== build 81 ==
## syntropy_core
module syntropy_core #(
    parameter DATA_WIDTH = 16,
    parameter ADDR_WIDTH = 8,
    parameter THRESHOLD_DEFAULT = 16'hE666,   
    parameter LEARNING_RATE = 16'h0019,      
    parameter MAX_ITERATIONS = 8'd10
)(
    input wire clk,
    input wire rst_n,
    input wire [DATA_WIDTH-1:0] voltage_drift,     
    input wire [DATA_WIDTH-1:0] packet_loss,       
    input wire [DATA_WIDTH-1:0] temp_variance,     
    input wire [DATA_WIDTH-1:0] phase_jitter,      
    input wire [DATA_WIDTH-1:0] threshold,         
    input wire enable_learning,                    
    input wire mesh_broadcast_en,                  
    output reg stable,                             
    output reg [DATA_WIDTH-1:0] flux_value,        
    output reg [DATA_WIDTH-1:0] correction_vector,  
    output reg [DATA_WIDTH-1:0] optimized_params,  
    output reg learning_active,                    
    output reg mesh_broadcast_req,                 
    input wire [DATA_WIDTH-1:0] mesh_flux_in,      
    input wire [DATA_WIDTH-1:0] mesh_correction_in,  
    input wire mesh_valid_in,                      
    output reg [DATA_WIDTH-1:0] mesh_flux_out,     
    output reg [DATA_WIDTH-1:0] mesh_correction_out,  
    output reg mesh_valid_out,                     
    output reg [7:0] iteration_count,              
    output reg [3:0] state,                        
    output reg error_flag                          
);
Settings: LEC_CHECK=0, CAP_MARGIN=20, CELL_PAD_IN_SITES_DETAIL_PLACEMENT=1, CORE_MARGIN=2, CORE_UTILIZATION=56, CTS_CLUSTER_SIZE=62, SETUP_SLACK_MARGIN=-0.94, SLEW_MARGIN=20, TNS_END_PERCENT=5; clock period 13.0 ns.
run.sh (not shown) runs the stock make flow with config.mk's settings and CLKGATE_MAP_FILE=.
Status build 81: flow complete, layout not clean - setup timing
[inputs] build 23 vs build 81
Settings: CORE_UTILIZATION now 40, was 56; CELL_PAD_IN_SITES_DETAIL_PLACEMENT no longer set, was 1; TNS_END_PERCENT no longer set, was 5; CTS_CLUSTER_SIZE no longer set, was 62; SETUP_SLACK_MARGIN no longer set, was -0.94; the clock period (ns, I/O delays scaled along) now 12.4, was 13.0.
- Both conditions hold for build 23: the flow ran to the end and the final layout passed the timing, design-rule and antenna checks.
- Fraction of area in registers, build 23 and build 81, lower one = build 23.
- Share of the cycle needed by the critical path after routing, build 23 and build 81: smaller value in build 23
Input-level comparison between build 82 and build 23:
Settings: a change of CORE_UTILIZATION from 40 to 70; an added SETUP_SLACK_MARGIN of 2.91; a change of the clock period (ns, I/O delays scaled along) from 12.4 to 10.5.
Notes after the runs:
Build 23 → build 82: sequential-to-total area share from yosys stat held steady; fraction of synthesis flops using an asynchronous set or reset pin roughly the same; floorplan core area saw a decrease; instance area after placement grew by 1100 µm²; number of H-tree levels saw little to no change.
In terms of synthesized net count, build 23 and build 82 differ only marginally.
Changes observed in build 82 relative to build 23: core utilization at floorplan grew by 31 points, die area down about 40%, placed wire-length estimate after detailed placement flat, standard-cell row count down about 25%.
The number of buffer cells added on primary ports of build 82 and that of build 23 are within noise of each other.
Build 82 got as far as global routing, where a tool error ended the run.
Input changes introduced in build 34 (baseline for comparison: build 82):
Settings: removing SETUP_SLACK_MARGIN (formerly 2.91); changing CORE_UTILIZATION from 70 to 66.
Results
What the final checks of build 34 revealed, after a flow that finished every stage, was a layout that fails on setup timing. Looking only at y dimension of the die, and setting everything else aside, the lower value of build 82 and build 34 goes to build 82. Re synthesized instance count: no difference whatsoever between build 34 and build 82. Standard cell area after detailed placement, build 82 and build 34: smaller value in build 34. [build 34] minimum setup slack after placement fell 0.46 ns relative to build 82. For the die boundary width, build 34 came in 2.9% higher than build 82 did. Build 34 does worse than build 82 on die area. | synthesis area per yosys | build 34 vs build 82 | ≈ equal |. Build 34: total placed cells including tap cells higher than build 82. On floorplan-stage core utilization, the lower figure sits with build 34, not build 82.
